==> design/flow/design.v <==
module geofence ( clk,reset,X,Y,valid,is_inside);
input clk;
input reset;
input [9:0] X;
input [9:0] Y;
output reg valid;
output is_inside;
reg [2:0]state, next_state;
parameter IDLE = 3'd0,
	  READ = 3'd1,
      SORTING = 3'd2,
	  CAL = 3'd3,
	  OUT = 3'd4,
      BUFFF = 3'd5;
reg [2:0] sort_cnt;
reg [2:0] cnt;
reg [9:0] tmp_x[0:5];
reg [9:0] tmp_y[0:5];
reg [9:0] target_x;
reg [9:0] target_y;
reg [2:0] sort_idx;
reg signed [10:0] buf1;
reg signed [10:0] buf2;
reg signed [21:0] tmp;
reg done;
wire signed [21:0]mul;
assign mul = buf1 * buf2;
reg [5:0] result;
assign is_inside = &result | &(~result);
always@(posedge clk or posedge reset)begin
    if(reset)
        state <= IDLE;
    else 
        state <= next_state;
end
always@(*)begin
    if(reset)
        next_state = IDLE;
    else begin
        case(state)
            IDLE:
                next_state = READ;
            READ:begin
                if(done == 1) next_state = SORTING;
                else next_state = READ;  
            end
            SORTING:begin
                if(sort_idx == 0) next_state = CAL;
                else next_state = SORTING;
            end
            CAL:begin
                if(sort_idx == 6) next_state = OUT;
                else next_state = CAL;
            end 
            OUT:
                next_state = BUFFF;
            BUFFF:
                next_state = READ; 
            default:    next_state = IDLE;
        endcase
    end 
end
always@(posedge clk or posedge reset)begin
    if(reset)begin
        cnt <= 0;
        done <= 0;
        sort_cnt <= 1;
        sort_idx <= 4;
        valid <= 0;
    end
    else begin
        if(next_state == READ) begin
            valid <= 0;
            case(cnt)
                0:begin
                    target_x <= X;
                    target_y <= Y;
                end
                1:begin
                    tmp_x[0] <= X;
                    tmp_y[0] <= Y;
                end
                2:begin
                    tmp_x[1] <= X;
                    tmp_y[1] <= Y;
                end
                3:begin
                    tmp_x[2] <= X;
                    tmp_y[2] <= Y;
                end
                4:begin
                    tmp_x[3] <= X;
                    tmp_y[3] <= Y;
                end
                5:begin
                    tmp_x[4] <= X;
                    tmp_y[4] <= Y;
                end
                6:begin
                    tmp_x[5] <= X;
                    tmp_y[5] <= Y;
                end
            endcase
            if(cnt < 6)
                cnt <= cnt + 1;
            else begin
                cnt <= 0;
                done <= 1;
            end
        end
        else if(next_state == SORTING)begin
            done <= 0;
            case(cnt)
                0:begin
                    buf1 <= tmp_x[sort_cnt] - tmp_x[0];         
                    cnt <= cnt + 1;
                end
                1:begin      
                    buf2 <= tmp_y[sort_cnt+1] - tmp_y[0];    
                    cnt <= cnt + 1;
                end
                2:begin
                    tmp <= mul;
                    buf2 <= tmp_y[sort_cnt] - tmp_y[0];    
                    cnt <= cnt + 1;
                end
                3:begin
                    buf1 <= tmp_x[sort_cnt+1] - tmp_x[0];
                    cnt <= cnt + 1;
                end
                4:begin
                    if(tmp > mul)begin
                        cnt <= 5;
                    end
                    else begin
                        if(sort_cnt == sort_idx) begin
                            sort_idx <= sort_idx - 1;
                            sort_cnt <= 1;
                        end
                        else 
                            sort_cnt <= sort_cnt + 1;
                        cnt <= 0;
                    end
                end
                5:begin
                    tmp_x[sort_cnt] <= tmp_x[sort_cnt+1];
                    tmp_x[sort_cnt+1] <= tmp_x[sort_cnt];
                    tmp_y[sort_cnt] <= tmp_y[sort_cnt+1];
                    tmp_y[sort_cnt+1] <= tmp_y[sort_cnt];
                    if(sort_cnt == sort_idx) begin
                        sort_idx <= sort_idx - 1;
                        sort_cnt <= 1;
                    end
                    else 
                        sort_cnt <= sort_cnt + 1;
                    cnt <= 0;
                end
            endcase
        end
        else if(next_state == CAL)begin
            case(cnt)
            0:begin
                buf1 <= tmp_x[sort_idx] - target_x;
            end
            1:begin
                if(sort_idx == 5)
                    buf2 <= tmp_y[0] - target_y;
                else
                    buf2 <= tmp_y[sort_idx+1] - target_y;
            end
            2:begin
                tmp <= mul;
                buf2 <= tmp_y[sort_idx] - target_y;
            end
            3:begin
                if(sort_idx == 5)
                    buf1 <= tmp_x[0] - target_x;
                else
                    buf1 <= tmp_x[sort_idx+1] - target_x;
             end
            4:begin
                result[sort_idx] <= (tmp > mul);
                sort_idx <= sort_idx + 1;
            end
            endcase
            if(cnt < 4)begin
                cnt <= cnt + 1;
            end
            else 
                cnt <= 0;
        end
        else if(next_state == OUT)begin
            sort_idx <= 4;
            sort_cnt <= 1;
            cnt <= 0;
            valid <= 1;
        end
    end
end
endmodule
==> design/flow/run.sh <==
#!/bin/bash
# the make line also repeats each setting of config.mk as NAME=value (left out here)
make -C /OpenROAD-flow-scripts/flow DESIGN_CONFIG=/design/flow/config.mk WORK_HOME=/design/flow/orfs CLKGATE_MAP_FILE= finish
==> design/flow/config.mk <==
export PLATFORM = sky130hd
export DESIGN_NAME = geofence
export DESIGN_NICKNAME = geofence
export VERILOG_FILES = /design/flow/design.v
export SDC_FILE = /design/flow/constraint.sdc
export NUM_CORES = 4
export LEC_CHECK = 0
export ABC_AREA = 0
export CAP_MARGIN = 20
export CELL_PAD_IN_SITES_DETAIL_PLACEMENT = 2
export CELL_PAD_IN_SITES_GLOBAL_PLACEMENT = 2
export CORE_ASPECT_RATIO = 0.98
export CORE_MARGIN = 2
export CORE_UTILIZATION = 53
export CTS_CLUSTER_DIAMETER = 339
export CTS_CLUSTER_SIZE = 82
export PLACE_DENSITY_LB_ADDON = 0.17
export SLEW_MARGIN = 40
==> design/flow/constraint.sdc <==
create_clock -name core_clock -period 4.75 [get_ports {clk}]
set_input_delay 0.9500 -clock core_clock [delete_from_list [all_inputs] [get_ports {clk}]]
set_output_delay 0.9500 -clock core_clock [all_outputs]
set_load 0.01 [all_outputs]
==> results of run 1 <==
-- stage by stage --
stage	instance area, sq um	setup slack, ps	TNS (ps)	std cells
3_3_place_gp	22000	-2080	-29680	2841
2_1_floorplan	19900	-1810	-23450	2234
==> flow_metrics.env, run 1 <==
# source this file to load flow results
export IMPL_core_sq_mm=0.0370
export IMPL_ys_sh_adder_pct=20.6
export IMPL_gp_congestion=0.936
export IMPL_synth_xor_xnor_area_share_pct=2.57
export IMPL_aoi_share_pct=18.1
export IMPL_synth_top_cell_by_count="nand2_1"
export IMPL_ys_seq_share_pct=31.0
export IMPL_ys_sh_simple_pct=15.8
export IMPL_fp_row_count=70
export IMPL_synthArstFlopShare_pct=8.21
export IMPL_die_w_microns=199
export IMPL_stop_error="[ERROR DPL-0033] detailed placement checks failed during check placement."
export IMPL_syn_instance_count=2234
export IMPL_numPortBuffers=23
export IMPL_chip_area_sq_mm=0.0389
export IMPL_ys_types=65
export IMPL_yosysTopAreaCell="edfxtp_1"
export IMPL_top_area_share_pct=28.8
export IMPL_synthesis_nets=2510
export IMPL_ff_type="edfxtp_1"
export IMPL_synthTopCellsByArea="edfxtp_1, fa_1, ha_1, nand2_1, a31oi_1"
export IMPL_status="stopped before the end"
export IMPL_yosys_warnings=3
export IMPL_top_logic_kind="adder cells"
export IMPL_synth_flops=207
export IMPL_num_io_pins=24
export IMPL_syn_area_sq_mm=0.0198
export IMPL_die_h_microns=195
export IMPL_haltStage="3_5_place_dp"
export IMPL_ys_area_sq_mm=0.0198
export IMPL_fp_util_pct=53.4
export IMPL_synth_area_mux_share_pct=4.69
export IMPL_ys_cells=2234
export IMPL_common_cells="nand2_1, inv_1, edfxtp_1"
export IMPL_avgSynthCellArea_sq_um=8.86
export IMPL_edf_count=190
==> run 2, diff against run 1 <==
Settings changed: ABC_AREA 0 to default, CELL_PAD_IN_SITES_DETAIL_PLACEMENT 2 to default, CELL_PAD_IN_SITES_GLOBAL_PLACEMENT 2 to default, CORE_ASPECT_RATIO 0.98 to default, CORE_UTILIZATION 53 to 72, CTS_CLUSTER_DIAMETER 339 to default, CTS_CLUSTER_SIZE 82 to 21, HOLD_SLACK_MARGIN from default to -0.08, PLACE_DENSITY_LB_ADDON 0.17 to 0.0, SETUP_SLACK_MARGIN from default to 1.73, SLEW_MARGIN 40 to 20.
Clock period 4.75 ns to 5.92 ns, I/O delays scaled along.
==> run 2 against run 1 <==
Against the previous run:
- the flow stops in 5_1_grt
- area after synthesis did not move
- synthesized cell count did not move
- die size fell by 26%
==> flow_metrics.env, run 2 <==
# source this file to load flow results
export IMPL_status="stopped before the end"
export IMPL_haltStage="5_1_grt"
export IMPL_common_cells="nand2_1, inv_1, edfxtp_1"
export IMPL_die_h_microns=170
export IMPL_dp_hpwl_microns=44300
export IMPL_ys_cells=2234
export IMPL_dpl_cell_area_sq_mm=0.0214
export IMPL_avgSynthCellArea_sq_um=8.86
export IMPL_ys_sh_simple_pct=15.8
export IMPL_synth_xor_xnor_area_share_pct=2.57
export IMPL_edf_count=190
export IMPL_ys_types=65
export IMPL_yosysTopAreaCell="edfxtp_1"
export IMPL_fp_util_pct=73.4
export IMPL_ys_seq_share_pct=31.0
export IMPL_root_buffer="clkbuf_16"
export IMPL_ys_sh_adder_pct=20.6
export IMPL_cts_made_buffers=23
export IMPL_htree_levels=1
export IMPL_syn_area_sq_mm=0.0198
export IMPL_fp_row_count=60
export IMPL_synth_top_cell_by_count="nand2_1"
export IMPL_synthTopCellsByArea="edfxtp_1, fa_1, ha_1, nand2_1, a31oi_1"
export IMPL_cts_sinks=207
export IMPL_ff_type="edfxtp_1"
export IMPL_synthesis_nets=2510
export IMPL_chip_area_sq_mm=0.0288
export IMPL_die_w_microns=170
export IMPL_numPortBuffers=23
export IMPL_yosys_warnings=3
export IMPL_synth_area_mux_share_pct=4.69
export IMPL_gp_congestion=0.981
export IMPL_num_io_pins=24
export IMPL_aoi_share_pct=18.1
export IMPL_syn_instance_count=2234
export IMPL_cts_hold_buf=0
export IMPL_cts_buffer_depth=3
export IMPL_synthArstFlopShare_pct=8.21
export IMPL_top_logic_kind="adder cells"
export IMPL_core_sq_mm=0.0270
export IMPL_dp_slack_ps=-935
export IMPL_synth_flops=207
export IMPL_ys_area_sq_mm=0.0198
export IMPL_top_area_share_pct=28.8
-- run 2: stage by stage --
step,hold WS [ps],util (%),std cells
CTS,483,86.5,2692
detailed placement,470,79.6,2610
global placement,462,79.4,2608
floorplan,491,-,2234
-- run 2: timing repair --
item | CTS
gates cloned | 0
gates resized | 161
pin swaps | 58
buffers inserted | 44
endpoints found under the setup margin | 45
==> run 3, diff against run 2 <==
Settings changed: CORE_UTILIZATION 72 to 66, CTS_CLUSTER_SIZE 21 to default, HOLD_SLACK_MARGIN -0.08 to default, PLACE_DENSITY_LB_ADDON 0.0 to default, SETUP_SLACK_MARGIN 1.73 to 1.76.
Clock period 5.92 ns to 6.01 ns, I/O delays scaled along.
==> run 3 against run 2 <==
Against the previous run:
- the layout now fails its checks (negative setup slack)
- area after synthesis stayed put
- die size increased by 8.9%
- synthesized cell count is the same
==> flow_metrics.env, run 3 <==
# source this file to load flow results
export IMPL_critPathTopFamily="adder cells"
export IMPL_max_freq_ghz=0.145
export IMPL_worst_r2r_endpoint="sort_cnt[1]$_DFFE_PP0P_"
export IMPL_top_area_share_pct=28.8
export IMPL_fin_cells=2814
export IMPL_htree_levels=1
export IMPL_core_sq_mm=0.0296
export IMPL_grt_pass1_wl_microns=101000
export IMPL_antenna_found_initial=2
export IMPL_cts_made_buffers=23
export IMPL_slowest_delay_ps=530
export IMPL_edf_count=190
export IMPL_status="finished with violations"
export IMPL_fp_util_pct=67.0
export IMPL_num_io_pins=24
export IMPL_firstDrtPassIters=17
export IMPL_reg2regPathDepth=28
export IMPL_crit_type="flop to flop"
export IMPL_aoi_share_pct=18.1
export IMPL_min_delay_start="valid$_DFFE_PP0P_"
export IMPL_cts_hold_buf=0
export IMPL_post_drt_wl_per_cell_microns=26.4
export IMPL_setup_viol=14
export IMPL_ys_seq_share_pct=31.0
export IMPL_cp_end_kind="flop"
export IMPL_holdPathEnd="valid$_DFFE_PP0P_"
export IMPL_path_buffers=5
export IMPL_cts_sinks=207
export IMPL_yosys_warnings=3
export IMPL_avgSynthCellArea_sq_um=8.86
export IMPL_root_buffer="clkbuf_16"
export IMPL_dp_hpwl_microns=45100
export IMPL_grt_pass1_vias=18392
export IMPL_syn_instance_count=2234
export IMPL_grt_max_degree=66
export IMPL_setup_ws_ps=-872
export IMPL_critPathMaxFanout=5
export IMPL_synth_xor_xnor_area_share_pct=2.57
export IMPL_overflow=0
export IMPL_cp_required_ps=6440
export IMPL_skew_ps=20.7
export IMPL_synthArstFlopShare_pct=8.21
export IMPL_area_growth_pct=23.3
export IMPL_die_w_microns=177
export IMPL_rsz0062_at_grt="yes"
export IMPL_fp_row_count=63
export IMPL_finalNetCount=2683
export IMPL_crit_path_top_delay_cell="fa_1"
export IMPL_num_vias=19736
export IMPL_synth_flops=207
export IMPL_synthesis_nets=2510
export IMPL_ys_cells=2234
export IMPL_clk_pin_slew_ps=70
export IMPL_startpoint_type="flop"
export IMPL_cp_num_cells=28
export IMPL_crit_top_cell="fa_1"
export IMPL_die_h_microns=177
export IMPL_finalCriticalPeriod_ps=6880
export IMPL_vias_per_cell=7.01
export IMPL_check_faults="negative setup slack"
export IMPL_warning_count=48
export IMPL_dp_slack_ps=-893
export IMPL_rr_startpoint="buf1[3]$_DFFE_PP_"
export IMPL_period_used_pct=115
export IMPL_common_cells="nand2_1, inv_1, edfxtp_1"
export IMPL_numPortBuffers=23
export IMPL_ys_area_sq_mm=0.0198
export IMPL_tightestPinTransition_ps=1180
export IMPL_post_route_drc_count=0
export IMPL_ys_sh_simple_pct=15.8
export IMPL_ys_sh_adder_pct=20.6
export IMPL_finalHoldViolations=0
export IMPL_dp_cells=2666
export IMPL_synthTopCellsByArea="edfxtp_1, fa_1, ha_1, nand2_1, a31oi_1"
export IMPL_arrival_ps=7320
export IMPL_final_max_slew_viol_count=0
export IMPL_syn_area_sq_mm=0.0198
export IMPL_r2r_slack_ps=-870
export IMPL_gp_congestion=0.945
export IMPL_chip_area_sq_mm=0.0314
export IMPL_insertion_delay_ps=550
export IMPL_yosysTopAreaCell="edfxtp_1"
export IMPL_hold_class="flop to flop"
export IMPL_whs_path_depth=1
export IMPL_postRouteAntennaNets=0
export IMPL_grtUsageTotal_pct=42.4
export IMPL_cap_violations=0
export IMPL_synth_area_mux_share_pct=4.69
export IMPL_routed_wl_microns=74200
export IMPL_maxSlewHeadroom_pct=21.0
export IMPL_ys_types=65
export IMPL_timing_critical_path_from="buf1[3]$_DFFE_PP_"
export IMPL_cts_buffer_depth=3
export IMPL_top_logic_kind="adder cells"
export IMPL_dr_first_iter_drc_count=3408
export IMPL_ff_type="edfxtp_1"
export IMPL_synth_top_cell_by_count="nand2_1"
export IMPL_cp_endpoint="sort_cnt[1]$_DFFE_PP0P_"
export IMPL_cts_tree="built"
run 3: stage by stage:
stage                     hold WS [ps]  util, %  cell area (sq um)  setup TNS, ps
after floorplan                    491        -              20100          -5490
after global placement             467     72.6              21500          -9800
after detailed placement           483     72.7              21500         -11070
after CTS                          503     77.1              22800          -7460
after global routing               517     82.5              24400         -13740
final                              496     82.5              24400         -10640
run 3: timing repair:
item                                    CTS  global route
gates cloned                              1             2
pin swaps                                37            71
gates resized                           100           195
buffers inserted                         23            79
endpoints found under the setup margin   46            59
run 3: cell type report:
| class | count | area (sq um) |
|---|---|---|
| Clock buffer | 32 | 609 |
| Sequential cell | 207 | 6140 |
| Clock inverter | 9 | 101 |
| Tap cell | 390 | 488 |
| Antenna cell | 1 | 2.50 |
| Inverter | 238 | 901 |
| Fill cell | 1723 | 5160 |
| Timing Repair Buffer | 286 | 2540 |
| Multi-Input combinational cell | 1651 | 13600 |
run 3: metal layers:
layer	track usage (%)	vias to the layer above	wire length, microns
li1	-	8203	-
met2	68.9	1740	33100
met1	51.0	9202	24600
met5	0	-	71
met3	10.2	589	10500
met4	26.5	2	5920
==> run 4, diff against run 3 <==
Settings changed: CORE_ASPECT_RATIO from default to 1.58, CORE_UTILIZATION 66 to 69, CTS_CLUSTER_SIZE from default to 25, GPL_ROUTABILITY_DRIVEN from default to 1, MAX_ROUTING_LAYER from default to met5, PLACE_DENSITY from default to 0.63, SETUP_SLACK_MARGIN 1.76 to default, TNS_END_PERCENT from default to 70.
Clock period 6.01 ns to 6.4 ns, I/O delays scaled along.
==> run 4 against run 3 <==
Against the previous run:
- the layout still fails its checks (negative setup slack)
- setup slack gained 430 ps
- clock skew fell by 8.4 ps
- non-clock buffer count fell by 101
- area after synthesis did not move
- sequential share of layout area increased by 2.4 points
- register-to-register slack improved by 430 ps
- cell area decreased by 8.7%
- critical endpoint is now sort_idx[2]$_DFFE_PP1P_
==> flow_metrics.env, run 4 <==
# source this file to load flow results
export IMPL_synth_xor_xnor_area_share_pct=2.57
export IMPL_dr_first_iter_drc_count=2620
export IMPL_ys_sh_adder_pct=20.6
export IMPL_cts_sinks=207
export IMPL_comb_area_sq_mm=0.0126
export IMPL_crit_type="flop to flop"
export IMPL_dp_hpwl_microns=45800
export IMPL_skew_ps=12.3
export IMPL_yosys_warnings=3
export IMPL_routed_wl_microns=67400
export IMPL_grt_max_degree=77
export IMPL_synthesis_nets=2510
export IMPL_ys_cells=2234
export IMPL_top_logic_kind="adder cells"
export IMPL_final_max_slew_viol_count=0
export IMPL_synth_area_mux_share_pct=4.69
export IMPL_die_h_microns=217
export IMPL_finish_utilization_pct=78.2
export IMPL_area_growth_pct=12.6
export IMPL_r2r_slack_ps=-440
export IMPL_firstDrtPassIters=13
export IMPL_cp_num_cells=30
export IMPL_cp_end_kind="flop"
export IMPL_timing_critical_path_from="buf2[2]$_DFFE_PP_"
export IMPL_cts_hold_buf=0
export IMPL_setup_viol=14
export IMPL_arrival_ps=7300
export IMPL_cp_required_ps=6860
export IMPL_num_io_pins=24
export IMPL_grt_pass1_wl_microns=101000
export IMPL_post_drt_wl_per_cell_microns=25.1
export IMPL_finalHoldViolations=0
export IMPL_max_freq_ghz=0.146
export IMPL_syn_instance_count=2234
export IMPL_rr_startpoint="buf2[2]$_DFFE_PP_"
export IMPL_core_sq_mm=0.0285
export IMPL_grtUsageTotal_pct=43.7
export IMPL_path_buffers=6
export IMPL_die_w_microns=139
export IMPL_setup_ws_ps=-442
export IMPL_whs_path_depth=1
export IMPL_vias_per_cell=6.89
export IMPL_grt_pass1_vias=18793
export IMPL_finalNetCount=2581
export IMPL_ys_seq_share_pct=31.0
export IMPL_gp_congestion=0.953
export IMPL_aoi_share_pct=18.1
export IMPL_cp_endpoint="sort_idx[2]$_DFFE_PP1P_"
export IMPL_stdcell_area_sq_mm=0.0223
export IMPL_cts_tree="built"
export IMPL_overflow=0
export IMPL_worst_r2r_endpoint="sort_idx[2]$_DFFE_PP1P_"
export IMPL_numPortBuffers=23
export IMPL_insertion_delay_ps=540
export IMPL_clk_pin_slew_ps=60
export IMPL_chip_area_sq_mm=0.0301
export IMPL_fp_row_count=78
export IMPL_critPathTopFamily="adder cells"
export IMPL_min_delay_start="valid$_DFFE_PP0P_"
export IMPL_synth_flops=207
export IMPL_synth_top_cell_by_count="nand2_1"
export IMPL_syn_area_sq_mm=0.0198
export IMPL_reg2regPathDepth=30
export IMPL_crit_path_top_delay_cell="fa_1"
export IMPL_ys_types=65
export IMPL_yosysTopAreaCell="edfxtp_1"
export IMPL_synthTopCellsByArea="edfxtp_1, fa_1, ha_1, nand2_1, a31oi_1"
export IMPL_cts_buffer_depth=3
export IMPL_period_used_pct=107
export IMPL_num_vias=18464
export IMPL_root_buffer="clkbuf_16"
export IMPL_dpl_cell_area_sq_mm=0.0213
export IMPL_hold_class="flop to flop"
export IMPL_tightestPinTransition_ps=1240
export IMPL_startpoint_type="flop"
export IMPL_cap_violations=0
export IMPL_postRouteAntennaNets=0
export IMPL_finalCriticalPeriod_ps=6840
export IMPL_synthArstFlopShare_pct=8.21
export IMPL_critPathMaxFanout=5
export IMPL_ys_sh_simple_pct=15.8
export IMPL_check_faults="negative setup slack"
export IMPL_maxSlewHeadroom_pct=16.9
export IMPL_warning_count=48
export IMPL_post_route_drc_count=0
export IMPL_ys_area_sq_mm=0.0198
export IMPL_avgSynthCellArea_sq_um=8.86
export IMPL_diodes=0
export IMPL_common_cells="nand2_1, inv_1, edfxtp_1"
export IMPL_top_area_share_pct=28.8
export IMPL_cts_made_buffers=23
export IMPL_rsz0062_at_grt="yes"
export IMPL_fp_util_pct=69.5
export IMPL_slowest_delay_ps=520
export IMPL_fillers=1942
export IMPL_holdPathEnd="valid$_DFFE_PP0P_"
export IMPL_antenna_found_initial=1
export IMPL_seq_area_sq_mm=0.00613
export IMPL_status="finished with violations"
export IMPL_htree_levels=1
export IMPL_ff_type="edfxtp_1"
export IMPL_edf_count=190
run 4: metal layers:
metal	global-route usage [%]	share of wire [%]	wire length, microns	vias to the layer above
met4	36.5	11	7270	0
met1	46.6	31	21100	8594
met2	74.8	47	31800	1324
met3	8.43	11	7300	539
met5	0	0	0	-
li1	-	-	-	8007
run 4: final cells by class:
cell class | count | area share [%]
clock buffers | 29 | 2.73
inverters | 238 | 4.01
clock inverters | 12 | 0.415
flip-flops and latches | 207 | 27.5
multi-input cells | 1650 | 56.6
well taps | 360 | 2.02
repair buffers | 185 | 6.74
run 4: metrics by stage:
step | hold WS, ps | TNS (ps) | std cells | worst slack, ps
2_1_floorplan | 491 | -691 | 2234 | -166
6_report | 534 | -4580 | 2681 | -442
3_5_place_dp | 517 | -7010 | 2633 | -594
5_1_grt | 564 | -8240 | 2681 | -705
3_3_place_gp | 517 | -3830 | 2632 | -353
4_1_cts | 530 | -4150 | 2679 | -384
run 4: timing repair:
action	4_1_cts	5_1_grt
buffers inserted	5	4
setup endpoints to repair	14	14
resized	37	19
pin swaps	25	7
==> run 5, diff against run 4 <==
Settings changed: CORE_ASPECT_RATIO 1.58 to default, CORE_UTILIZATION 69 to 11, CTS_CLUSTER_SIZE 25 to default, GPL_ROUTABILITY_DRIVEN 1 to default, MAX_ROUTING_LAYER met5 to default, PLACE_DENSITY 0.63 to default, TNS_END_PERCENT 70 to default.
Clock period 6.4 ns to 8.09 ns, I/O delays scaled along.
==> run 5 against run 4 <==
Against the previous run:
- the run now finishes clean
- sequential cell count is the same
- via count shrank 6.7%
- hold slack lost 40 ps
- critical path depth shrank 2
- routed wire length shrank 1.0%
- core utilization shrank 65 points
- setup slack gained 1300 ps
- critical path type unchanged
- highest routed layer is now met5
==> flow_metrics.env, run 5 <==
# source this file to load flow results
export IMPL_status="finished clean"
export IMPL_die_h_microns=428
export IMPL_ys_types=65
export IMPL_crit_type="flop to flop"
export IMPL_tightestPinTransition_ps=1100
export IMPL_top_area_share_pct=28.8
export IMPL_ys_seq_share_pct=31.0
export IMPL_post_cts_buffers=0
export IMPL_period_used_pct=89.1
export IMPL_chip_area_sq_mm=0.183
export IMPL_firstDrtPassIters=10
export IMPL_cp_endpoint="sort_cnt[2]$_DFFE_PP0P_"
export IMPL_critPathMaxFanout=11
export IMPL_fp_util_pct=11.1
export IMPL_yosysTopAreaCell="edfxtp_1"
export IMPL_postRouteAntennaNets=0
export IMPL_wl_met3_microns=6240
export IMPL_overflow=0
export IMPL_top_logic_kind="adder cells"
export IMPL_yosys_warnings=3
export IMPL_maxSlewHeadroom_pct=26.5
export IMPL_whs_path_depth=1
export IMPL_cp_num_cells=28
export IMPL_synth_area_mux_share_pct=4.69
export IMPL_wl_met1_microns=25600
export IMPL_num_io_pins=24
export IMPL_warning_count=43
export IMPL_grtUsageTotal_pct=6.92
export IMPL_gp_congestion=0.884
export IMPL_comb_area_sq_mm=0.0123
export IMPL_slowest_delay_ps=540
export IMPL_routed_wl_microns=66700
export IMPL_max_freq_ghz=0.139
export IMPL_worst_r2r_endpoint="sort_cnt[2]$_DFFE_PP0P_"
export IMPL_stdcell_area_sq_mm=0.0238
export IMPL_cts_tree="built"
export IMPL_fin_cells=4576
export IMPL_fp_row_count=155
export IMPL_antenna_found_initial=10
export IMPL_synth_flops=207
export IMPL_critPathTopFamily="adder cells"
export IMPL_rr_startpoint="buf2[5]$_DFFE_PP_"
export IMPL_ff_type="edfxtp_1"
export IMPL_synthesis_nets=2510
export IMPL_grt_pass1_wl_microns=101000
export IMPL_die_w_microns=428
export IMPL_dr_wl_met2_microns=30900
export IMPL_setup_viol=0
export IMPL_post_drt_wl_per_cell_microns=14.6
export IMPL_rsz0062_at_grt="no"
export IMPL_core_sq_mm=0.179
export IMPL_skew_ps=23.9
export IMPL_synth_top_cell_by_count="nand2_1"
export IMPL_grt_max_degree=92
export IMPL_clk_pin_slew_ps=60
export IMPL_cts_hold_buf=0
export IMPL_aoi_share_pct=18.1
export IMPL_hold_class="flop to flop"
export IMPL_reg2regPathDepth=28
export IMPL_common_cells="nand2_1, inv_1, edfxtp_1"
export IMPL_vias_per_cell=3.77
export IMPL_dp_cells=4529
export IMPL_dr_max_layer_used="met5"
export IMPL_avgSynthCellArea_sq_um=8.86
export IMPL_numPortBuffers=23
export IMPL_syn_instance_count=2234
export IMPL_path_buffers=5
export IMPL_insertion_delay_ps=570
export IMPL_area_growth_pct=20.3
export IMPL_holdPathEnd="valid$_DFFE_PP0P_"
export IMPL_setup_tns_final_ps=0
export IMPL_dr_first_iter_drc_count=2417
export IMPL_ys_cells=2234
export IMPL_startpoint_type="flop"
export IMPL_finalHoldViolations=0
export IMPL_grt_pass1_vias=16967
export IMPL_syn_area_sq_mm=0.0198
export IMPL_diodes=0
export IMPL_finalCriticalPeriod_ps=7210
export IMPL_final_max_slew_viol_count=0
export IMPL_root_buffer="clkbuf_16"
export IMPL_ys_area_sq_mm=0.0198
export IMPL_timing_critical_path_from="buf2[5]$_DFFE_PP_"
export IMPL_cts_made_buffers=27
export IMPL_cp_required_ps=8540
export IMPL_arrival_ps=7660
export IMPL_num_vias=17231
export IMPL_htree_levels=1
export IMPL_r2r_slack_ps=880
export IMPL_dpl_cell_area_sq_mm=0.0230
export IMPL_fillers=20170
export IMPL_synth_xor_xnor_area_share_pct=2.57
export IMPL_ys_sh_simple_pct=15.8
export IMPL_synthArstFlopShare_pct=8.21
export IMPL_cts_sinks=207
export IMPL_synthTopCellsByArea="edfxtp_1, fa_1, ha_1, nand2_1, a31oi_1"
export IMPL_seq_area_sq_mm=0.00613
export IMPL_cap_violations=0
export IMPL_cts_resized=0
export IMPL_crit_top_cell="fa_1"
export IMPL_cts_buffer_depth=3
export IMPL_finalNetCount=2480
export IMPL_crit_path_top_delay_cell="fa_1"
export IMPL_cp_end_kind="flop"
export IMPL_post_route_drc_count=0
export IMPL_edf_count=190
export IMPL_whs_ps=494
export IMPL_ys_sh_adder_pct=20.6
export IMPL_dp_hpwl_microns=44800
export IMPL_min_delay_start="valid$_DFFE_PP0P_"
-- run 5: through the flow --
stage          utilization (%)  setup slack [ps]
6_report                  13.3               878
5_1_grt                   13.3               414
4_1_cts                   13.3               870
3_5_place_dp              12.9               868
3_3_place_gp              12.9               848
2_1_floorplan                -              1320
-- run 5: final cells by class --
cell class | count | share of cell area, %
Clock buffer | 38 | 3.09
Timing Repair Buffer | 80 | 2.85
Clock inverter | 8 | 0.415
Inverter | 238 | 3.75
Multi-Input combinational cell | 1650 | 51.8
Tap cell | 2355 | 12.4
Sequential cell | 207 | 25.8
-- run 5: layer usage --
metal / up-vias / track usage (%)
met5: - / 0
met4: 2 / 3.68
met3: 252 / 1.17
met2: 1014 / 11.8
met1: 8167 / 8.29
li1: 7796 / -
==> run 6, diff against run 5 <==
Settings changed: ABC_AREA from default to 1, CELL_PAD_IN_SITES_GLOBAL_PLACEMENT from default to 3, CORE_ASPECT_RATIO from default to 0.76, CORE_MARGIN 2 to 4, CORE_UTILIZATION 11 to 22, CTS_CLUSTER_DIAMETER from default to 220, MIN_ROUTING_LAYER from default to met2, SETUP_SLACK_MARGIN from default to 0.31.
Clock period 8.09 ns to 8.0 ns, I/O delays scaled along.
==> run 6 against run 5 <==
Against the previous run:
- the layout now fails its checks (design-rule violations)
- area after synthesis is 3.7% higher
- global-route usage is 22 points higher
==> flow_metrics.env, run 6 <==
# source this file to load flow results
export IMPL_status="finished with violations"
export IMPL_check_faults="design-rule violations"
export IMPL_setup_tns_final_ps=0
export IMPL_final_max_slew_viol_count=0
export IMPL_cts_tree="built"
export IMPL_r2r_slack_ps=940
export IMPL_dp_hpwl_microns=65500
export IMPL_syn_area_sq_mm=0.0205
export IMPL_max_freq_ghz=0.142
export IMPL_area_growth_pct=14.3
export IMPL_period_used_pct=88.2
export IMPL_cts_sinks=207
export IMPL_ff_type="edfxtp_1"
export IMPL_num_vias=26469
export IMPL_dr_max_layer_used="met5"
export IMPL_rr_startpoint="buf1[0]$_DFFE_PP_"
export IMPL_fp_row_count=97
export IMPL_critPathMaxFanout=11
export IMPL_grt_pass1_wl_microns=138000
export IMPL_hold_class="flop to flop"
export IMPL_num_io_pins=24
export IMPL_insertion_delay_ps=670
export IMPL_synthArstFlopShare_pct=8.21
export IMPL_fp_util_pct=22.2
export IMPL_synthTopCellsByArea="edfxtp_1, nand2_1, fa_1, inv_1, ha_1"
export IMPL_syn_instance_count=2662
export IMPL_grt_max_degree=83
export IMPL_grtUsageTotal_pct=29.2
export IMPL_finalCriticalPeriod_ps=7060
export IMPL_edf_count=190
export IMPL_ys_types=62
export IMPL_top_area_share_pct=27.8
export IMPL_synthesis_nets=2938
export IMPL_clk_pin_slew_ps=60
export IMPL_post_drt_wl_per_cell_microns=24.7
export IMPL_whs_path_depth=2
export IMPL_htree_levels=1
export IMPL_ys_cells=2662
export IMPL_common_cells="nand2_1, inv_1, edfxtp_1"
export IMPL_synth_xor_xnor_area_share_pct=1.84
export IMPL_slowest_delay_ps=630
export IMPL_die_h_microns=274
export IMPL_crit_type="flop to flop"
export IMPL_ys_sh_adder_pct=19.9
export IMPL_top_logic_kind="simple AND/OR/NAND/NOR gates"
export IMPL_finish_utilization_pct=25.4
export IMPL_avgSynthCellArea_sq_um=7.71
export IMPL_fin_cells=3946
export IMPL_fillers=10069
export IMPL_crit_path_top_delay_cell="edfxtp_1"
export IMPL_rsz0062_at_grt="no"
export IMPL_aoi_share_pct=14.8
export IMPL_cts_made_buffers=31
export IMPL_yosys_warnings=3
export IMPL_finalNetCount=2955
export IMPL_finalHoldViolations=0
export IMPL_tightestPinTransition_ps=1190
export IMPL_skew_ps=35.1
export IMPL_cts_buffer_depth=3
export IMPL_maxSlewHeadroom_pct=20.9
export IMPL_path_buffers=4
export IMPL_cp_required_ps=8500
export IMPL_cp_end_kind="flop"
export IMPL_arrival_ps=7560
export IMPL_core_sq_mm=0.0924
export IMPL_dp_cells=3871
export IMPL_dr_wl_met2_microns=42600
export IMPL_wl_met1_microns=0
export IMPL_warning_count=43
export IMPL_yosysTopAreaCell="edfxtp_1"
export IMPL_antenna_found_initial=0
export IMPL_die_w_microns=358
export IMPL_cts_hold_buf=0
export IMPL_holdPathEnd="sort_cnt[0]$_DFFE_PP1P_"
export IMPL_post_route_drc_count=4
export IMPL_worst_r2r_endpoint="result[1]$_DFFE_PP_"
export IMPL_min_delay_start="sort_cnt[0]$_DFFE_PP1P_"
export IMPL_vias_per_cell=6.71
export IMPL_synth_top_cell_by_count="nand2_1"
export IMPL_grt_pass1_vias=29026
export IMPL_gp_congestion=0.938
export IMPL_dr_first_iter_drc_count=4897
export IMPL_routed_wl_microns=97500
export IMPL_startpoint_type="flop"
export IMPL_overflow=0
export IMPL_cap_violations=0
export IMPL_setup_viol=0
export IMPL_root_buffer="clkbuf_16"
export IMPL_ys_seq_share_pct=29.9
export IMPL_cp_num_cells=27
export IMPL_reg2regPathDepth=27
export IMPL_synth_flops=207
export IMPL_synth_area_mux_share_pct=1.02
export IMPL_numPortBuffers=23
export IMPL_chip_area_sq_mm=0.0983
export IMPL_firstDrtPassIters=55
export IMPL_postRouteAntennaNets=0
export IMPL_critPathTopFamily="adder cells"
export IMPL_ys_area_sq_mm=0.0205
export IMPL_cp_endpoint="result[1]$_DFFE_PP_"
export IMPL_timing_critical_path_from="buf1[0]$_DFFE_PP_"
export IMPL_ys_sh_simple_pct=21.6
export IMPL_wl_met3_microns=46100
[run 6: stage by stage]
step | area [sq um] | setup slack, ps | hold WS [ps]
after floorplan | 20500 | 1750 | 477
after global placement | 22400 | 648 | 517
after detailed placement | 22400 | 645 | 516
after CTS | 23300 | 652 | 525
after global routing | 23400 | 310 | 534
final | 23500 | 941 | 526
[run 6: area by class of cell]
cell class	instances	area (sq um)	share of cell area [%]
Antenna cell	6	15.0	0.0640
Multi-Input combinational cell	1878	12300	52.3
Timing Repair Buffer	96	828	3.53
Clock buffer	38	802	3.42
Inverter	465	1750	7.46
Sequential cell	207	6130	26.1
Tap cell	1237	1550	6.60
Clock inverter	19	119	0.507
[run 6: metal layers]
metal  global-route usage [%]  vias up
met5                     12.9        -
met4                     5.00       36
met3                     45.0      829
met2                     30.3     7733
met1                        -     9072
li1                         -     8799
[run 6: repair_timing]
action,CTS,global route
endpoints found under the setup margin,0,14
setup buffers,0,12
resized,0,1
==> run 7, diff against run 6 <==
Settings changed: ABC_AREA 1 to default, CELL_PAD_IN_SITES_GLOBAL_PLACEMENT 3 to default, CORE_ASPECT_RATIO 0.76 to default, CORE_MARGIN 4 to 2, CORE_UTILIZATION 22 to 40, CTS_CLUSTER_DIAMETER 220 to default, MIN_ROUTING_LAYER met2 to default, SETUP_SLACK_MARGIN 0.31 to -0.57.
Clock period 8.0 ns to 7.4 ns, I/O delays scaled along.
==> run 7 against run 6 <==
Against the previous run:
- critical endpoint is now sort_cnt[1]$_DFFE_PP0P_
- clock-buffer cell count is 1 lower
- die size decreased by 48%
- critical path type unchanged
- the run now finishes clean
- highest routed layer unchanged
- core utilization increased by 19 points
- largest cell class unchanged
==> flow_metrics.env, run 7 <==
# source this file to load flow results
export IMPL_grtUsageTotal_pct=25.9
export IMPL_synthTopCellsByArea="edfxtp_1, fa_1, ha_1, nand2_1, a31oi_1"
export IMPL_crit_path_top_delay_cell="edfxtp_1"
export IMPL_finish_utilization_pct=44.5
export IMPL_cp_endpoint="sort_cnt[1]$_DFFE_PP0P_"
export IMPL_chip_area_sq_mm=0.0513
export IMPL_final_max_slew_viol_count=0
export IMPL_reg2regPathDepth=28
export IMPL_num_io_pins=24
export IMPL_ys_cells=2234
export IMPL_synthArstFlopShare_pct=8.21
export IMPL_tightestPinTransition_ps=1060
export IMPL_numPortBuffers=23
export IMPL_arrival_ps=7660
export IMPL_cts_made_buffers=27
export IMPL_yosys_warnings=3
export IMPL_comb_area_sq_mm=0.0123
export IMPL_postRouteAntennaNets=0
export IMPL_finalHoldViolations=0
export IMPL_maxSlewHeadroom_pct=29.2
export IMPL_post_cts_buffers=0
export IMPL_skew_ps=37.3
export IMPL_cp_num_cells=28
export IMPL_root_buffer="clkbuf_16"
export IMPL_area_growth_pct=9.77
export IMPL_ys_sh_adder_pct=20.6
export IMPL_antenna_found_initial=2
export IMPL_cp_required_ps=7840
export IMPL_routed_wl_microns=66000
export IMPL_gp_congestion=0.906
export IMPL_r2r_slack_ps=180
export IMPL_synthesis_nets=2510
export IMPL_fp_row_count=81
export IMPL_avgSynthCellArea_sq_um=8.86
export IMPL_min_delay_start="valid$_DFFE_PP0P_"
export IMPL_clk_pin_slew_ps=60
export IMPL_ys_seq_share_pct=31.0
export IMPL_rr_startpoint="buf1[7]$_DFFE_PP_"
export IMPL_num_vias=17439
export IMPL_crit_type="flop to flop"
export IMPL_insertion_delay_ps=580
export IMPL_cts_buffer_depth=3
export IMPL_ys_sh_simple_pct=15.8
export IMPL_startpoint_type="flop"
export IMPL_fp_util_pct=40.5
export IMPL_fillers=4725
export IMPL_critPathMaxFanout=11
export IMPL_synth_xor_xnor_area_share_pct=2.57
export IMPL_vias_per_cell=6.03
export IMPL_diodes=0
export IMPL_synth_top_cell_by_count="nand2_1"
export IMPL_dp_hpwl_microns=44300
export IMPL_ys_area_sq_mm=0.0198
export IMPL_finalNetCount=2485
export IMPL_ff_type="edfxtp_1"
export IMPL_aoi_share_pct=18.1
export IMPL_timing_critical_path_from="buf1[7]$_DFFE_PP_"
export IMPL_cts_tree="built"
export IMPL_htree_levels=1
export IMPL_post_route_drc_count=0
export IMPL_stdcell_area_sq_mm=0.0217
export IMPL_worst_r2r_endpoint="sort_cnt[1]$_DFFE_PP0P_"
export IMPL_grt_pass1_wl_microns=101000
export IMPL_warning_count=43
export IMPL_syn_area_sq_mm=0.0198
export IMPL_cap_violations=0
export IMPL_yosysTopAreaCell="edfxtp_1"
export IMPL_period_used_pct=97.5
export IMPL_cts_resized=0
export IMPL_edf_count=190
export IMPL_seq_area_sq_mm=0.00613
export IMPL_grt_pass1_vias=17421
export IMPL_common_cells="nand2_1, inv_1, edfxtp_1"
export IMPL_top_logic_kind="adder cells"
export IMPL_critPathTopFamily="adder cells"
export IMPL_finalCriticalPeriod_ps=7220
export IMPL_crit_top_cell="fa_1"
export IMPL_cp_end_kind="flop"
export IMPL_ys_types=65
export IMPL_synth_area_mux_share_pct=4.69
export IMPL_syn_instance_count=2234
export IMPL_top_area_share_pct=28.8
export IMPL_whs_ps=484
export IMPL_setup_viol=0
export IMPL_cts_sinks=207
export IMPL_cts_hold_buf=0
export IMPL_core_sq_mm=0.0488
export IMPL_die_h_microns=226
export IMPL_die_w_microns=226
export IMPL_firstDrtPassIters=11
export IMPL_slowest_delay_ps=600
export IMPL_whs_path_depth=1
export IMPL_overflow=0
export IMPL_path_buffers=4
export IMPL_status="finished clean"
export IMPL_grt_max_degree=71
export IMPL_dpl_cell_area_sq_mm=0.0209
export IMPL_post_drt_wl_per_cell_microns=22.8
export IMPL_synth_flops=207
export IMPL_dr_first_iter_drc_count=2516
export IMPL_hold_class="flop to flop"
export IMPL_max_freq_ghz=0.139
export IMPL_holdPathEnd="valid$_DFFE_PP0P_"
run 7: final cells by class:
type,count,area share (%)
clock buffer,37,3.52
clock inverter,12,0.340
inverter,238,4.11
multi-input combinational,1650,56.8
sequential,207,28.2
tap,664,3.82
timing repair buffer,85,3.20
run 7: through the flow:
stage | TNS, ps | setup WS, ps | instances
floorplan | 0 | 629 | 2234
global placement | 0 | 421 | 2844
detailed placement | 0 | 242 | 2844
CTS | 0 | 233 | 2893
global route | -1900 | -318 | 2893
finish | 0 | 183 | 2893
run 7: layer usage:
layer | part of all wire, % | up-vias | track usage [%] | wire [microns]
met3 | 11 | 282 | 5.83 | 7220
met1 | 40 | 8250 | 34.7 | 26700
met2 | 43 | 1092 | 39.0 | 28300
met4 | 5.7 | 4 | 13.4 | 3740
li1 | - | 7811 | - | -
met5 | 0.048 | - | 0 | 32
==> run 8, diff against run 7 <==
Settings changed: CORE_UTILIZATION 40 to 72, CTS_CLUSTER_DIAMETER from default to 213, CTS_CLUSTER_SIZE from default to 10, HOLD_SLACK_MARGIN from default to 0.29, PLACE_DENSITY from default to 0.36, SETUP_SLACK_MARGIN -0.57 to 0.31, SLEW_MARGIN 20 to 35, TNS_END_PERCENT from default to 10.
Clock period 7.4 ns to 1.07 ns, I/O delays scaled along.
==> run 8 against run 7 <==
Against the previous run:
- the flow now stops in 4_1_cts
- die size decreased by 44%
- synthesized cell count unchanged
- area after synthesis unchanged
==> flow_metrics.env, run 8 <==
# source this file to load flow results
export IMPL_status="stopped before the end"
export IMPL_haltStage="4_1_cts"
export IMPL_stop_error="[ERROR DPL-0038] Utilization greater than 100%, impossible to legalize"
export IMPL_yosysTopAreaCell="edfxtp_1"
export IMPL_ys_area_sq_mm=0.0198
export IMPL_fp_row_count=60
export IMPL_yosys_warnings=3
export IMPL_core_sq_mm=0.0270
export IMPL_fp_util_pct=73.4
export IMPL_die_h_microns=170
export IMPL_synth_top_cell_by_count="nand2_1"
export IMPL_synth_xor_xnor_area_share_pct=2.57
export IMPL_numPortBuffers=23
export IMPL_gp_congestion=1.08
export IMPL_synthTopCellsByArea="edfxtp_1, fa_1, ha_1, nand2_1, a31oi_1"
export IMPL_ff_type="edfxtp_1"
export IMPL_synthesis_nets=2510
export IMPL_syn_instance_count=2234
export IMPL_chip_area_sq_mm=0.0288
export IMPL_aoi_share_pct=18.1
export IMPL_ys_types=65
export IMPL_ys_sh_simple_pct=15.8
export IMPL_top_area_share_pct=28.8
export IMPL_ys_seq_share_pct=31.0
export IMPL_avgSynthCellArea_sq_um=8.86
export IMPL_edf_count=190
export IMPL_top_logic_kind="adder cells"
export IMPL_num_io_pins=24
export IMPL_common_cells="nand2_1, inv_1, edfxtp_1"
export IMPL_syn_area_sq_mm=0.0198
export IMPL_dp_hpwl_microns=56900
export IMPL_dpl_cell_area_sq_mm=0.0245
export IMPL_die_w_microns=170
export IMPL_dp_cells=2982
export IMPL_synth_flops=207
export IMPL_synthArstFlopShare_pct=8.21
export IMPL_synth_area_mux_share_pct=4.69
export IMPL_ys_cells=2234
export IMPL_ys_sh_adder_pct=20.6
-- run 8: per-stage QoR --
stage | setup WS, ps | utilization (%)
floorplan | -5490 | -
global placement | -5620 | 90.9
detailed placement | -6050 | 90.9
==> run 9, diff against run 8 <==
Settings changed: ABC_AREA from default to 1, CORE_UTILIZATION 72 to 70, CTS_CLUSTER_DIAMETER 213 to default, CTS_CLUSTER_SIZE 10 to 79, HOLD_SLACK_MARGIN 0.29 to 0.3, PLACE_DENSITY 0.36 to default, PLACE_DENSITY_LB_ADDON from default to 0.01, SETUP_SLACK_MARGIN 0.31 to -0.44, SLEW_MARGIN 35 to 20, TNS_END_PERCENT 10 to default.
Clock period 1.07 ns to 6.01 ns, I/O delays scaled along.
==> run 9 against run 8 <==
Against the previous run:
- now fails the layout checks on negative setup slack
- area after synthesis increased by 3.7%
- die size grew 6.5%
- synthesized cell count is 19% higher
==> flow_metrics.env, run 9 <==
# source this file to load flow results
export IMPL_setup_viol=14
export IMPL_warning_count=43
export IMPL_cp_end_kind="flop"
export IMPL_aoi_share_pct=14.8
export IMPL_crit_top_cell="nand2_1"
export IMPL_top_logic_kind="simple AND/OR/NAND/NOR gates"
export IMPL_finalCriticalPeriod_ps=6720
export IMPL_crit_path_top_delay_cell="fa_2"
export IMPL_synth_area_mux_share_pct=1.02
export IMPL_cp_required_ps=6460
export IMPL_startpoint_type="flop"
export IMPL_cts_buffer_depth=3
export IMPL_cp_num_cells=31
export IMPL_overflow=0
export IMPL_r2r_slack_ps=-710
export IMPL_root_buffer="clkbuf_16"
export IMPL_cts_tree="built"
export IMPL_path_buffers=8
export IMPL_tightestPinTransition_ps=989
export IMPL_fp_util_pct=71.3
export IMPL_fin_cells=3160
export IMPL_arrival_ps=7160
export IMPL_ys_types=62
export IMPL_htree_levels=1
export IMPL_ys_sh_adder_pct=19.9
export IMPL_synth_top_cell_by_count="nand2_1"
export IMPL_reg2regPathDepth=31
export IMPL_whs_path_depth=2
export IMPL_grt_pass1_vias=19834
export IMPL_rr_startpoint="buf1[10]$_DFFE_PP_"
export IMPL_num_vias=20689
export IMPL_numPortBuffers=23
export IMPL_grtUsageTotal_pct=45.2
export IMPL_cts_sinks=207
export IMPL_die_w_microns=175
export IMPL_chip_area_sq_mm=0.0307
export IMPL_routed_wl_microns=74200
export IMPL_ys_seq_share_pct=29.9
export IMPL_top_area_share_pct=27.8
export IMPL_hold_class="flop to flop"
export IMPL_period_used_pct=112
export IMPL_maxSlewHeadroom_pct=34.0
export IMPL_yosys_warnings=3
export IMPL_syn_area_sq_mm=0.0205
export IMPL_holdPathEnd="valid$_DFFE_PP0P_"
export IMPL_ys_sh_simple_pct=21.6
export IMPL_critPathTopFamily="adder cells"
export IMPL_crit_type="flop to flop"
export IMPL_dp_cells=3094
export IMPL_timing_critical_path_from="buf1[10]$_DFFE_PP_"
export IMPL_syn_instance_count=2662
export IMPL_slowest_delay_ps=610
export IMPL_synthTopCellsByArea="edfxtp_1, nand2_1, fa_1, inv_1, ha_1"
export IMPL_max_freq_ghz=0.149
export IMPL_ys_cells=2662
export IMPL_cts_hold_buf=0
export IMPL_insertion_delay_ps=560
export IMPL_common_cells="nand2_1, inv_1, edfxtp_1"
export IMPL_vias_per_cell=6.55
export IMPL_skew_ps=31.5
export IMPL_synthArstFlopShare_pct=8.21
export IMPL_cts_made_buffers=24
export IMPL_post_route_drc_count=0
export IMPL_core_sq_mm=0.0288
export IMPL_die_h_microns=175
export IMPL_grt_pass1_wl_microns=107000
export IMPL_finalHoldViolations=0
export IMPL_setup_ws_ps=-706
export IMPL_finish_utilization_pct=80.8
export IMPL_status="finished with violations"
export IMPL_num_io_pins=24
export IMPL_antenna_found_initial=1
export IMPL_dpl_cell_area_sq_mm=0.0219
export IMPL_stdcell_area_sq_mm=0.0232
export IMPL_dp_hpwl_microns=49000
export IMPL_synthesis_nets=2938
export IMPL_ff_type="edfxtp_1"
export IMPL_check_faults="negative setup slack"
export IMPL_worst_r2r_endpoint="sort_cnt[2]$_DFFE_PP0P_"
export IMPL_final_max_slew_viol_count=0
export IMPL_yosysTopAreaCell="edfxtp_1"
export IMPL_finalNetCount=3035
export IMPL_gp_congestion=1.02
export IMPL_critPathMaxFanout=7
export IMPL_diodes=0
export IMPL_grt_max_degree=84
export IMPL_post_drt_wl_per_cell_microns=23.5
export IMPL_fp_row_count=62
export IMPL_synth_flops=207
export IMPL_avgSynthCellArea_sq_um=7.71
export IMPL_cp_endpoint="sort_cnt[2]$_DFFE_PP0P_"
export IMPL_postRouteAntennaNets=0
export IMPL_edf_count=190
export IMPL_cap_violations=0
export IMPL_min_delay_start="valid$_DFFE_PP0P_"
export IMPL_dr_first_iter_drc_count=3459
export IMPL_ys_area_sq_mm=0.0205
export IMPL_synth_xor_xnor_area_share_pct=1.84
export IMPL_firstDrtPassIters=9
export IMPL_clk_pin_slew_ps=60
export IMPL_area_growth_pct=13.3
run 9: layout make-up:
type                       instances  area, sq um
inverter                         465         1750
clock buffer                      25          604
timing repair buffer             182         1450
sequential                       207         6130
multi-input combinational       1879        12600
clock inverter                    18          226
fill                            1856         5530
tap                              384          480
run 9: per-stage QoR:
step	hold slack, ps	setup TNS [ps]	setup WS (ps)
2_1_floorplan	477	-1600	-242
3_3_place_gp	481	-1640	-171
3_5_place_dp	495	-3540	-306
4_1_cts	508	-3880	-369
5_1_grt	541	-12280	-935
6_report	510	-8940	-706
run 9: repair_timing:
action	in CTS	in global routing
setup endpoints to repair	0	14
setup buffers	0	25
gates resized	0	76
run 9: per-layer routing:
layer / vias to the layer above / global-route usage [%] / share of wire (%)
met3: 542 / 11.3 / 14
met2: 1719 / 73.1 / 44
met1: 9432 / 54.5 / 33
met4: 2 / 27.9 / 8.7
li1: 8994 / - / -
met5: - / 0 / 0.015
==> run 10, diff against run 9 <==
Settings changed: CORE_UTILIZATION 70 to 72, HOLD_SLACK_MARGIN 0.3 to default, PLACE_DENSITY_LB_ADDON 0.01 to 0.04, SETUP_SLACK_MARGIN -0.44 to -0.42.
Clock period 6.01 ns to 4.41 ns, I/O delays scaled along.
==> run 10 against run 9 <==
Against the previous run:
- the run now fails in 5_1_grt
- die size decreased by 2.7%
- synthesized cell count unchanged
- area after synthesis unchanged
==> flow_metrics.env, run 10 <==
# source this file to load flow results
export IMPL_ys_sh_adder_pct=19.9
export IMPL_synth_top_cell_by_count="nand2_1"
export IMPL_fp_util_pct=73.5
export IMPL_stop_error="[ERROR GRT-0232] Routing congestion too high. Check the congestion heatmap in the GUI."
export IMPL_synth_area_mux_share_pct=1.02
export IMPL_chip_area_sq_mm=0.0299
export IMPL_ys_seq_share_pct=29.9
export IMPL_common_cells="nand2_1, inv_1, edfxtp_1"
export IMPL_syn_instance_count=2662
export IMPL_haltStage="5_1_grt"
export IMPL_yosysTopAreaCell="edfxtp_1"
export IMPL_ys_sh_simple_pct=21.6
export IMPL_syn_area_sq_mm=0.0205
export IMPL_cts_hold_buf=0
export IMPL_synthesis_nets=2938
export IMPL_ys_cells=2662
export IMPL_synthArstFlopShare_pct=8.21
export IMPL_cts_made_buffers=24
export IMPL_core_sq_mm=0.0279
export IMPL_overflow=17
export IMPL_dp_hpwl_microns=51400
export IMPL_status="stopped before the end"
export IMPL_root_buffer="clkbuf_16"
export IMPL_die_h_microns=173
export IMPL_ys_area_sq_mm=0.0205
export IMPL_dp_slack_ps=-2340
export IMPL_yosys_warnings=3
export IMPL_synth_xor_xnor_area_share_pct=1.84
export IMPL_cts_sinks=207
export IMPL_numPortBuffers=23
export IMPL_num_io_pins=24
export IMPL_aoi_share_pct=14.8
export IMPL_htree_levels=1
export IMPL_ff_type="edfxtp_1"
export IMPL_ys_types=62
export IMPL_gp_congestion=1.07
export IMPL_cts_buffer_depth=3
export IMPL_synth_flops=207
export IMPL_avgSynthCellArea_sq_um=7.71
export IMPL_synthTopCellsByArea="edfxtp_1, nand2_1, fa_1, inv_1, ha_1"
export IMPL_fp_row_count=61
export IMPL_top_logic_kind="simple AND/OR/NAND/NOR gates"
export IMPL_grtUsageTotal_pct=80.6
export IMPL_top_area_share_pct=27.8
export IMPL_die_w_microns=173
export IMPL_edf_count=190
==> run 10: layer usage <==
metal,GRT overflow,GRT usage [%]
met5,0,47.0
met4,6,77.1
met3,4,69.7
met2,6,92.3
met1,1,82.2
==> run 10: what timing repair did <==
action | 4_1_cts
pin swaps | 60
gates cloned | 1
buffers inserted | 33
resized | 102
endpoints found under the setup margin | 24
==> run 10: metrics by stage <==
step           cells  cell area [sq um]  TNS, ps
2_1_floorplan   2662              20600   -20830
3_3_place_gp    3169              22600   -31070
3_5_place_dp    3169              22600   -38860
4_1_cts         3244              24100   -33500
==> run 11, diff against run 10 <==
Settings changed: ABC_AREA 1 to default, CTS_CLUSTER_DIAMETER from default to 204, CTS_CLUSTER_SIZE 79 to 21, HOLD_SLACK_MARGIN from default to -0.08, PLACE_DENSITY_LB_ADDON 0.04 to 0.0, SETUP_SLACK_MARGIN -0.42 to 2.02.
Clock period 4.41 ns to 6.86 ns, I/O delays scaled along.
==> run 11 against run 10 <==
Against the previous run:
- now fails the layout checks on negative setup slack
- area after synthesis fell by 3.6%
- synthesized cell count fell by 16%
- die size fell by 3.5%
==> flow_metrics.env, run 11 <==
# source this file to load flow results
export IMPL_synthTopCellsByArea="edfxtp_1, fa_1, ha_1, nand2_1, a31oi_1"
export IMPL_top_logic_kind="adder cells"
export IMPL_hold_class="flop to flop"
export IMPL_htree_levels=1
export IMPL_holdPathEnd="valid$_DFFE_PP0P_"
export IMPL_root_buffer="clkbuf_16"
export IMPL_cts_hold_buf=0
export IMPL_final_max_slew_viol_count=0
export IMPL_period_used_pct=102
export IMPL_synthArstFlopShare_pct=8.21
export IMPL_setup_viol=14
export IMPL_post_route_drc_count=0
export IMPL_synth_xor_xnor_area_share_pct=2.57
export IMPL_numPortBuffers=23
export IMPL_critPathMaxFanout=7
export IMPL_cts_made_buffers=13
export IMPL_whs_path_depth=1
export IMPL_dp_slack_ps=-141
export IMPL_chip_area_sq_mm=0.0288
export IMPL_worst_r2r_endpoint="sort_cnt[2]$_DFFE_PP0P_"
export IMPL_area_growth_pct=10.8
export IMPL_ys_area_sq_mm=0.0198
export IMPL_aoi_share_pct=18.1
export IMPL_antenna_found_initial=0
export IMPL_maxSlewHeadroom_pct=15.8
export IMPL_common_cells="nand2_1, inv_1, edfxtp_1"
export IMPL_warning_count=46
export IMPL_finalCriticalPeriod_ps=7010
export IMPL_max_freq_ghz=0.143
export IMPL_r2r_slack_ps=-150
export IMPL_dr_first_iter_drc_count=3265
export IMPL_num_vias=18711
export IMPL_cts_tree="built"
export IMPL_cap_violations=0
export IMPL_crit_type="flop to flop"
export IMPL_ys_sh_simple_pct=15.8
export IMPL_cp_end_kind="flop"
export IMPL_finish_utilization_pct=81.4
export IMPL_num_io_pins=24
export IMPL_firstDrtPassIters=13
export IMPL_syn_instance_count=2234
export IMPL_synth_flops=207
export IMPL_postRouteAntennaNets=0
export IMPL_synthesis_nets=2510
export IMPL_tightestPinTransition_ps=1260
export IMPL_cp_endpoint="sort_cnt[2]$_DFFE_PP0P_"
export IMPL_yosys_warnings=3
export IMPL_die_h_microns=170
export IMPL_startpoint_type="flop"
export IMPL_cts_buffer_depth=3
export IMPL_finalHoldViolations=0
export IMPL_reg2regPathDepth=26
export IMPL_path_buffers=5
export IMPL_rr_startpoint="buf2[2]$_DFFE_PP_"
export IMPL_die_w_microns=170
export IMPL_ff_type="edfxtp_1"
export IMPL_clk_pin_slew_ps=90
export IMPL_dp_cells=2531
export IMPL_fin_cells=2613
export IMPL_dp_hpwl_microns=43000
export IMPL_grt_pass1_wl_microns=101000
export IMPL_timing_critical_path_from="buf2[2]$_DFFE_PP_"
export IMPL_cp_required_ps=7250
export IMPL_edf_count=190
export IMPL_min_delay_start="valid$_DFFE_PP0P_"
export IMPL_fp_row_count=60
export IMPL_ys_seq_share_pct=31.0
export IMPL_grtUsageTotal_pct=46.0
export IMPL_fp_util_pct=73.4
export IMPL_setup_ws_ps=-152
export IMPL_rsz0062_at_grt="yes"
export IMPL_ys_cells=2234
export IMPL_cp_num_cells=26
export IMPL_routed_wl_microns=66900
export IMPL_arrival_ps=7400
export IMPL_yosysTopAreaCell="edfxtp_1"
export IMPL_overflow=0
export IMPL_check_faults="negative setup slack"
export IMPL_gp_congestion=1.01
export IMPL_cts_sinks=207
export IMPL_setup_tns_final_ps=-1150
export IMPL_grt_max_degree=86
export IMPL_finalNetCount=2545
export IMPL_core_sq_mm=0.0270
export IMPL_crit_top_cell="fa_1"
export IMPL_ys_sh_adder_pct=20.6
export IMPL_slowest_delay_ps=550
export IMPL_vias_per_cell=7.16
export IMPL_skew_ps=37.3
export IMPL_insertion_delay_ps=510
export IMPL_synth_top_cell_by_count="nand2_1"
export IMPL_crit_path_top_delay_cell="edfxtp_1"
export IMPL_critPathTopFamily="adder cells"
export IMPL_status="finished with violations"
export IMPL_ys_types=65
export IMPL_post_drt_wl_per_cell_microns=25.6
export IMPL_whs_ps=484
export IMPL_synth_area_mux_share_pct=4.69
export IMPL_top_area_share_pct=28.8
export IMPL_grt_pass1_vias=18252
export IMPL_syn_area_sq_mm=0.0198
export IMPL_avgSynthCellArea_sq_um=8.86
==> run 11: layout make-up <==
| type | count | area, sq um |
|---|---|---|
| Clock buffer | 16 | 337 |
| Antenna cell | 1 | 2.50 |
| Tap cell | 341 | 427 |
| Sequential cell | 207 | 6140 |
| Multi-Input combinational cell | 1652 | 12800 |
| Clock inverter | 1 | 5.00 |
| Fill cell | 1717 | 5010 |
| Timing Repair Buffer | 157 | 1340 |
| Inverter | 238 | 898 |
==> run 11: stage by stage <==
stage,cell area (sq um)
4_1_cts,21700
3_5_place_dp,20600
6_report,21900
2_1_floorplan,19900
5_1_grt,21900
3_3_place_gp,20600
==> run 11: repair_timing <==
| action | CTS | global route |
|---|---|---|
| endpoints found under the setup margin | 82 | 47 |
| pin swaps | 38 | 9 |
| gates resized | 70 | 41 |
| cloned | 2 | 0 |
| buffers inserted | 50 | 12 |
==> run 11: layer usage <==
metal  global-route usage [%]  wire length (microns)
met5                        0                      0
met3                     12.5                   9440
met1                     57.3                  22800
met4                     28.9                   5470
met2                     71.4                  29200
